==> pepper: inputs <==
## gcd
module gcd (
    input  logic        clk_i,
    input  logic        rst_i,
    input  logic        start_i,
    input  logic [31:0] a_i,
    input  logic [31:0] b_i,
    output logic        busy_o,
    output logic        valid_o,
    output logic [31:0] result_o
);
    logic [31:0] a, a_nxt;
    logic [31:0] b, b_nxt;
    logic [5:0]  k, k_nxt;           
    logic [31:0] result, result_nxt;
    typedef enum logic [3:0] {
        IDLE       = 4'b0000,
        LOAD       = 4'b0001,
        CHK_ZERO   = 4'b0010,
        FACTOR2    = 4'b0011,
        STRIP_A    = 4'b0100,
        STRIP_B    = 4'b0101,
        CMP        = 4'b0110,
        SUB        = 4'b0111,
        DONE       = 4'b1000
    } state_t;
    state_t state, state_nxt;
    logic a_is_zero, b_is_zero;
    logic both_even, a_even, b_even;
    logic a_gt_b;
    logic b_will_be_zero;           
    assign a_is_zero = (a == 0);
    assign b_is_zero = (b == 0);
    assign both_even = (a[0] == 0) && (b[0] == 0);
    assign a_even    = (a[0] == 0);
    assign b_even    = (b[0] == 0);
    assign a_gt_b    = (a > b);
    logic load_inputs, inc_k, shift_a, shift_b, swap, set_res;
    always_comb begin
        state_nxt   = state;
        load_inputs = 1'b0;
        inc_k       = 1'b0;
        shift_a     = 1'b0;
        shift_b     = 1'b0;
        swap        = 1'b0;
        set_res     = 1'b0;
        a_nxt      = a;
        b_nxt      = b;
        k_nxt      = k;
        result_nxt = result;
        b_will_be_zero = 1'b0;
        case (state)
            IDLE: begin
  ...
export LEC_CHECK = 0
export ABC_AREA = 1
export CAP_MARGIN = 20
export CORE_MARGIN = 2
export CORE_UTILIZATION = 72
export CTS_CLUSTER_DIAMETER = 372
export CTS_CLUSTER_SIZE = 100
export PLACE_DENSITY = 0.37
export SLEW_MARGIN = 20
export TNS_END_PERCENT = 10
create_clock -name core_clock -period 4.04 [get_ports {clk_i}]
run.sh (not shown) runs the stock make flow with config.mk's settings and CLKGATE_MAP_FILE=.
==> yarrow: changes against pepper <==
==> flow/config.mk (replaced) <==
export PLATFORM = sky130hd
export DESIGN_NAME = gcd
export DESIGN_NICKNAME = gcd
export VERILOG_FILES = /design/flow/design.v
export SDC_FILE = /design/flow/constraint.sdc
export NUM_CORES = 4
export LEC_CHECK = 0
export CAP_MARGIN = 20
export CORE_MARGIN = 2
export CORE_UTILIZATION = 61
export PLACE_DENSITY = 0.6
export SLEW_MARGIN = 20
==> flow/constraint.sdc (replaced) <==
create_clock -name core_clock -period 5.02 [get_ports {clk_i}]
set_input_delay 1.0040 -clock core_clock [delete_from_list [all_inputs] [get_ports {clk_i}]]
set_output_delay 1.0040 -clock core_clock [all_outputs]
set_load 0.01 [all_outputs]
==> comparison table <==
                                                              yarrow      pepper
Final WL                                                      32.8 mm     37.4 mm
CP peak stage delay                                           0.47 ns     0.48 ns
Pin count of the biggest net entering global routing               70          61
Length in cells of the worst reg-to-reg path                       16          20
Dpl cell area                                              10700 um^2  11400 um^2
All-Layer GR Usage                                              0.393       0.505
NumNets Final                                                    1328        1832
Met2 track utilization from global routing                      0.595       0.762
Data-path buffer share of cell area in the final layout         0.125       0.100
Met3 Usage GRT                                                  0.107       0.199
Measured slew at the worst slew-check pin                     1.19 ns     1.08 ns
Cell seen most often among critical-path stages                 inv_1     nand2_1
Outcome                                      timing/DRC/antenna clean  timing/DRC/antenna clean
Site row count                                                     45          43
Clock distribution area overhead in the final layout           0.0267      0.0260
Gate Area                                                   6170 um^2   6390 um^2
Number of instances in the synthesized netlist                   1181        1676
Init Core Util                                                  0.626       0.741
Area of the die                                            16700 um^2  15300 um^2
Cell depth of the worst setup path                                 16          20
Total non-filler cell area in the finished layout          11000 um^2  11700 um^2
Final cell count without fillers                                 1441        1914
Total of plain and repair buffers excluding clock buffers         144         122
Vias in the first global route                                   8898       11.6k
Cell count of the worst hold path                                   1           2
Detailed-routed wire length on met2                           14.4 mm     15.9 mm

==> run M <==
==> flow/design.v <==
module gcd (
    input  logic        clk_i,
    input  logic        rst_i,
    input  logic        start_i,
    input  logic [31:0] a_i,
    input  logic [31:0] b_i,
    output logic        busy_o,
    output logic        valid_o,
    output logic [31:0] result_o
);
    logic [31:0] a, a_nxt;
    logic [31:0] b, b_nxt;
    logic [5:0]  k, k_nxt;           
    logic [31:0] result, result_nxt;
    typedef enum logic [3:0] {
        IDLE       = 4'b0000,
        LOAD       = 4'b0001,
        CHK_ZERO   = 4'b0010,
        FACTOR2    = 4'b0011,
        STRIP_A    = 4'b0100,
        STRIP_B    = 4'b0101,
        CMP        = 4'b0110,
        SUB        = 4'b0111,
        DONE       = 4'b1000
    } state_t;
    state_t state, state_nxt;
    logic a_is_zero, b_is_zero;
    logic both_even, a_even, b_even;
    logic a_gt_b;
    logic b_will_be_zero;           
    assign a_is_zero = (a == 0);
    assign b_is_zero = (b == 0);
    assign both_even = (a[0] == 0) && (b[0] == 0);
    assign a_even    = (a[0] == 0);
    assign b_even    = (b[0] == 0);
    assign a_gt_b    = (a > b);
    logic load_inputs, inc_k, shift_a, shift_b, swap, set_res;
    always_comb begin
        state_nxt   = state;
        load_inputs = 1'b0;
        inc_k       = 1'b0;
        shift_a     = 1'b0;
        shift_b     = 1'b0;
        swap        = 1'b0;
        set_res     = 1'b0;
        a_nxt      = a;
        b_nxt      = b;
        k_nxt      = k;
        result_nxt = result;
        b_will_be_zero = 1'b0;
        case (state)
            IDLE: begin
                if (start_i) begin
                    load_inputs = 1'b1;           
                    state_nxt   = LOAD;
                end
            end
            LOAD: begin
                a_nxt = a_i;                      
                b_nxt = b_i;
                k_nxt = 6'd0;                     
                state_nxt = CHK_ZERO;
            end
            CHK_ZERO: begin
                if (a_is_zero && b_is_zero) begin
                    set_res     = 1'b1;
                    result_nxt  = 32'd0;
                    state_nxt   = DONE;
                end else if (a_is_zero) begin
                    set_res     = 1'b1;
                    result_nxt  = b;
                    state_nxt   = DONE;
                end else if (b_is_zero) begin
                    set_res     = 1'b1;
                    result_nxt  = a;
                    state_nxt   = DONE;
                end else begin
                    state_nxt = FACTOR2;
                end
            end
            FACTOR2: begin
                if (both_even) begin
                    shift_a = 1'b1;
                    shift_b = 1'b1;
                    inc_k   = 1'b1;
                    a_nxt = a >> 1;
                    b_nxt = b >> 1;
                    k_nxt = k + 1'b1;
                    state_nxt = FACTOR2;           
                end else begin
                    state_nxt = STRIP_A;
                end
            end
            STRIP_A: begin
                if (a_even) begin
                    shift_a = 1'b1;
                    a_nxt   = a >> 1;
                    state_nxt = STRIP_A;
                end else begin
                    state_nxt = STRIP_B;
                end
            end
            STRIP_B: begin
                if (b_even) begin
                    shift_b = 1'b1;
                    b_nxt   = b >> 1;
                    state_nxt = STRIP_B;
                end else begin
                    state_nxt = CMP;
                end
            end
            CMP: begin
                if (a_gt_b) begin
                    swap  = 1'b1;
                    a_nxt = b;
                    b_nxt = a;
                end
                state_nxt = SUB;
            end
            SUB: begin
                b_nxt = b - a;                      
                b_will_be_zero = (b_nxt == 0);
                if (b_will_be_zero) begin
                    set_res     = 1'b1;
                    result_nxt  = a << k;         
                    state_nxt   = DONE;
                end else begin
                    state_nxt = STRIP_B;
                end
            end
            DONE: begin
                state_nxt = IDLE;                  
            end
            default: state_nxt = IDLE;            
        endcase
    end
    always_ff @(posedge clk_i or posedge rst_i) begin
        if (rst_i) begin
            a      <= 32'd0;
            b      <= 32'd0;
            k      <= 6'd0;
            result <= 32'd0;
        end else begin
            a      <= a_nxt;
            b      <= b_nxt;
            k      <= k_nxt;
            result <= result_nxt;
        end
    end
    always_ff @(posedge clk_i or posedge rst_i) begin
        if (rst_i)
            state <= IDLE;
        else
            state <= state_nxt;
    end
    always_ff @(posedge clk_i or posedge rst_i) begin
        if (rst_i) begin
            busy_o   <= 1'b0;
            valid_o  <= 1'b0;
            result_o <= 32'd0;
        end else begin
            busy_o   <= (state != IDLE) && (state != DONE);
            valid_o  <= set_res;                
            result_o <= result_nxt;
        end
    end
endmodule
==> flow/run.sh <==
#!/bin/bash
# the make line also repeats each setting of config.mk as NAME=value (left out here)
make -C /OpenROAD-flow-scripts/flow DESIGN_CONFIG=/design/flow/config.mk WORK_HOME=/design/flow/orfs CLKGATE_MAP_FILE= finish
==> flow/config.mk <==
export PLATFORM = sky130hd
export DESIGN_NAME = gcd
export DESIGN_NICKNAME = gcd
export VERILOG_FILES = /design/flow/design.v
export SDC_FILE = /design/flow/constraint.sdc
export NUM_CORES = 4
export LEC_CHECK = 0
export ABC_AREA = 0
export CAP_MARGIN = 30
export CELL_PAD_IN_SITES_DETAIL_PLACEMENT = 2
export CELL_PAD_IN_SITES_GLOBAL_PLACEMENT = 2
export CORE_ASPECT_RATIO = 1.06
export CORE_MARGIN = 8
export CORE_UTILIZATION = 33
export CTS_CLUSTER_DIAMETER = 248
export CTS_CLUSTER_SIZE = 76
export GPL_ROUTABILITY_DRIVEN = 0
export GPL_TIMING_DRIVEN = 1
export MAX_ROUTING_LAYER = met5
export MIN_ROUTING_LAYER = met1
export PLACE_DENSITY_LB_ADDON = 0.01
export SLEW_MARGIN = 10
export TNS_END_PERCENT = 10
==> flow/constraint.sdc <==
create_clock -name core_clock -period 2.89 [get_ports {clk_i}]
set_input_delay 0.5780 -clock core_clock [delete_from_list [all_inputs] [get_ports {clk_i}]]
set_output_delay 0.5780 -clock core_clock [all_outputs]
set_load 0.01 [all_outputs]
==> run H: changes against run M <==
Settings changed: ABC_AREA 0 to 1, CAP_MARGIN 30 to 20, CELL_PAD_IN_SITES_DETAIL_PLACEMENT 2 to default, CELL_PAD_IN_SITES_GLOBAL_PLACEMENT 2 to default, CORE_ASPECT_RATIO 1.06 to default, CORE_MARGIN 8 to 2, CORE_UTILIZATION 33 to 68, CTS_CLUSTER_DIAMETER 248 to default, CTS_CLUSTER_SIZE 76 to default, GPL_ROUTABILITY_DRIVEN 0 to default, GPL_TIMING_DRIVEN 1 to default, MAX_ROUTING_LAYER met5 to default, MIN_ROUTING_LAYER met1 to default, PLACE_DENSITY from default to 0.37, PLACE_DENSITY_LB_ADDON 0.01 to default, SLEW_MARGIN 10 to 20, TNS_END_PERCENT 10 to 15.
==> flow/constraint.sdc (replaced) <==
create_clock -name core_clock -period 3.04 [get_ports {clk_i}]
set_input_delay 0.6080 -clock core_clock [delete_from_list [all_inputs] [get_ports {clk_i}]]
set_output_delay 0.6080 -clock core_clock [all_outputs]
set_load 0.01 [all_outputs]
==> metrics.csv <==
metric,value,unit
grt_pass1_vias,11900,
dieWidth,181,µm
violatedChecks,setup timing,
core,28700,µm²
setup_viol,100,
min_to,result[22],
crit_path_start,a[20],
drt-wirelength-per-cell,26.4,µm
synth_top_area_share,28.3,%
status,failed layout checks,
mux_area_share,12.7,%
worst_slack,-1.40,ns
the above is filed under run M

==> metrics.csv <==
metric,value,unit
routed_wl,39300,µm
clockBufferDepth,2,
synth_top_area_share,26.2,%
violatedChecks,setup timing,
drt-wirelength-per-cell,19.9,µm
final_area,12500,µm²
core,15000,µm²
min_to,result[29],
setup_viol,32,
grt_pass1_vias,11500,
cts_root_buffer,clkbuf_16,
mux_area_share,0.970,%
status,failed layout checks,
dieWidth,127,µm
worst_slack,-0.149,ns
the above is filed under run H

